## dlf_core
module dlf_core (
   input             clk,
   input             rstn,
   input             dlf_en,
   input  [4:0]      tdc_dout,
   input  [17:0]     dlf_a2,
   input  [17:0]     dlf_a3,
   input  [17:0]     dlf_b1,
   input  [17:0]     dlf_b2,
   input  [14:0]     dlf_sdm_nc_in,
   output [15:0]     dlf_out,
   output            dlf_valid
   );
Settings: LEC_CHECK=0, ABC_AREA=1, CAP_MARGIN=20, CORE_MARGIN=2, CORE_UTILIZATION=63, SLEW_MARGIN=20; clock period 37.5 ns.
run.sh (not shown) runs the stock make flow with config.mk's settings and CLKGATE_MAP_FILE=.
==> next run, changes <==
--- a/flow/config.mk
+++ b/flow/config.mk
@@ -7,6 +7,6 @@
 export LEC_CHECK = 0
-export ABC_AREA = 1
 export CAP_MARGIN = 20
 export CORE_MARGIN = 2
-export CORE_UTILIZATION = 63
+export CORE_UTILIZATION = 40
+export SETUP_SLACK_MARGIN = -1.83
 export SLEW_MARGIN = 20
==> flow/constraint.sdc (replaced) <==
create_clock -name core_clock -period 24.1 [get_ports {clk}]
set_input_delay 4.8200 -clock core_clock [delete_from_list [all_inputs] [get_ports {clk}]]
set_output_delay 4.8200 -clock core_clock [all_outputs]
set_load 0.01 [all_outputs]
Result:
- clock-buffer cell count decreases by 1
- critical path depth decreases by 9
- cell count increases by about 1.2%
- hold slack gets worse by 13 ps
- utilization decreases by 24 points
- synthesized cell count decreases by about 9%
==> next run, changes <==
--- a/flow/config.mk
+++ b/flow/config.mk
@@ -10,3 +10,3 @@
 export CORE_UTILIZATION = 40
-export SETUP_SLACK_MARGIN = -1.83
-export SLEW_MARGIN = 20
+export SLEW_MARGIN = 35
+export TNS_END_PERCENT = 75
==> flow/constraint.sdc (replaced) <==
create_clock -name core_clock -period 25.0 [get_ports {clk}]
set_input_delay 5.0000 -clock core_clock [delete_from_list [all_inputs] [get_ports {clk}]]
set_output_delay 5.0000 -clock core_clock [all_outputs]
set_load 0.01 [all_outputs]
Effect: Final area is about the same; setup slack is better by 880 ps; hold slack is worse by 7.1 ps; via count came out lower by 0.53%; sequential share of layout area barely changes; critical path depth came out lower by 1; non-clock buffer count came out higher by 8; global-route usage came out lower by 0.23 points; area after synthesis stays the same.
==> next run, changes <==
--- a/flow/config.mk
+++ b/flow/config.mk
@@ -9,4 +9,3 @@
 export CORE_MARGIN = 2
-export CORE_UTILIZATION = 40
-export SLEW_MARGIN = 35
-export TNS_END_PERCENT = 75
+export CORE_UTILIZATION = 52
+export SLEW_MARGIN = 20
==> flow/constraint.sdc (replaced) <==
create_clock -name core_clock -period 21.5 [get_ports {clk}]
set_input_delay 4.3000 -clock core_clock [delete_from_list [all_inputs] [get_ports {clk}]]
set_output_delay 4.3000 -clock core_clock [all_outputs]
set_load 0.01 [all_outputs]
Setup slack gets worse by 690 ps; routed wire length increases by 0.68%; final cell count is lower by 2.5%; first-iteration DRC count shrinks by 4.6%; via count increases by 2.3%.

========
== job 1137 ==
dlf_core again, from the RTL that the note above started with.
export LEC_CHECK = 0
export CAP_MARGIN = 5
export CORE_MARGIN = 2
export CORE_UTILIZATION = 72
export SETUP_SLACK_MARGIN = 2.29
export SLEW_MARGIN = 20
create_clock -name core_clock -period 16.7 [get_ports {clk}]
Complete run, failing final checks: job 1137, reason setup timing.
Changes in job 8679 relative to job 1137:
Settings: removing SETUP_SLACK_MARGIN (formerly 2.29); changing CAP_MARGIN from 5 to 20; changing CORE_UTILIZATION from 72 to 11; changing the clock period (ns, I/O delays scaled along) from 16.7 to 37.5.
==> comparison <==
Going from job 1137 to job 8679, the worst-case setup margin in the final layout was found to have gone up by 12170 ps. dlf_sdm_nc_in[4] as the start point of the critical path was reported by job 1137, and dlf_sdm_nc_in[1] by job 8679. Area fraction of clock buffers and clock inverters essentially unchanged between job 1137 and job 8679. Of job 8679 and job 1137, the run reporting the higher worst hold-check slack was job 1137. Per the final summary, job 8679 finished and its layout is clean on timing, DRC and antenna. Detailed-routed wire length on met2 up about 7% in job 8679 wrt job 1137. Summary of job 8679 over job 1137: fraction of met3 tracks used by global routing shows a reduction of 5.5 points, yosys stat cell total shows no meaningful change, largest driver fanout on the critical path shows an increase of 25.
Changes in job 237 relative to job 8679:
Settings: swapping 11 for 72 in CORE_UTILIZATION; putting MAX_ROUTING_LAYER at met4 where nothing was set; swapping 37.5 for 16.3 in the clock period (ns, I/O delays scaled along).
## What came out
- Although job 237 finished all stages, its layout failed final checks on setup timing.
- Detailed-route wire length on metal 1 | job 237 below job 8679
- Between job 237 and job 8679, the relative area of non-clock buffer cells in the final design is lower for job 8679.
- Comparing job 8679 with job 237, the design area came out essentially unchanged.
- Buffer count from post-CTS setup fixing: job 237 vs job 8679 up 73
- Compare job 237 and job 8679 | clock latency at the later pin of the worst-skew pair higher: job 8679
- Layout overhead on the synthesized area essentially unchanged between job 8679 and job 237.
- Of the two values seen for worst-path cell with the longest stage delay, sky130_fd_sc_hd__fa_1 was produced by job 237 and sky130_fd_sc_hd__nand2_1 by job 8679.
- Clock-cell share of area (lower): job 237
- Compared with job 8679, job 237 shows a first-iteration DRC count that is 50% higher.
- Sequential cell area fraction in the yosys report delta (job 8679 -> job 237): insignificant
- Job 8679 → job 237: cell count after synthesis about even.
Setup changes, job 237 to job 4493
Settings: a change of CORE_UTILIZATION from 72 to 40; a deleted MAX_ROUTING_LAYER that had been met4; a change of the clock period (ns, I/O delays scaled along) from 16.3 to 25.0.
==> comparison <==
The flow did not stop early for job 4493: all stages ran, and the layout cleared the timing, DRC and antenna checks. Job 237 has a higher total wire length after detailed routing than job 4493. | largest net degree at the start of global routing | job 4493 vs job 237 | 2 lower |. In the metrics for job 4493 and job 237, the one carrying the higher overall track demand over capacity in global routing is job 237. Any difference in worst hold slack across all endpoints between job 237 and job 4493 is small enough to ignore. Final count of negative-setup-slack endpoints | job 4493 below job 237. Comparing job 4493 and job 237, the higher die area is on job 4493.
#### Input delta (job 5333 over job 4493)
Settings: CTS_CLUSTER_DIAMETER now 81, previously not set; GPL_TIMING_DRIVEN now 0, previously not set.
--- outcome ---
Number of antenna violations at the first check in global routing for job 5333: 3 down relative to job 4493
The cell count along the critical path in job 5333 is 1.07 times that in job 4493.
Comparing job 4493 and job 5333, area added between synthesis and finish is lower on job 4493.
Routing usage on met3, job 4493 and job 5333, higher one = job 5333.
The multi-input logic portion of the cell area reported for job 5333 is smaller than that of job 4493 by 0.92 points.
Job 5333 vs job 4493 — post-detailed-placement half-perimeter wirelength rose 19%.
Edits applied to the flow inputs when going from job 5333 to job 908:
Settings: CTS_CLUSTER_SIZE: unset -> 13; PLACE_DENSITY_LB_ADDON: unset -> 0.05; CTS_CLUSTER_DIAMETER: 81 -> 102; SETUP_SLACK_MARGIN: unset -> -1.29; GPL_TIMING_DRIVEN: 0 -> unset.
### Flow results
Comparing wire length for job 5333 and job 908, the bigger number came from job 5333.
Per the comparison of job 908 with job 5333, post-layout minimum cycle time moved down, pre-CTS setup slack moved up, post-CTS repair timing setup buffer count moved down, maximum clock frequency moved up.
Minimum setup slack in the final design: job 5333 and job 908 compared, lower one is job 5333
Delta (job 908 minus job 5333): total clock buffers created by CTS now sits lower; initial antenna violation count down 5.
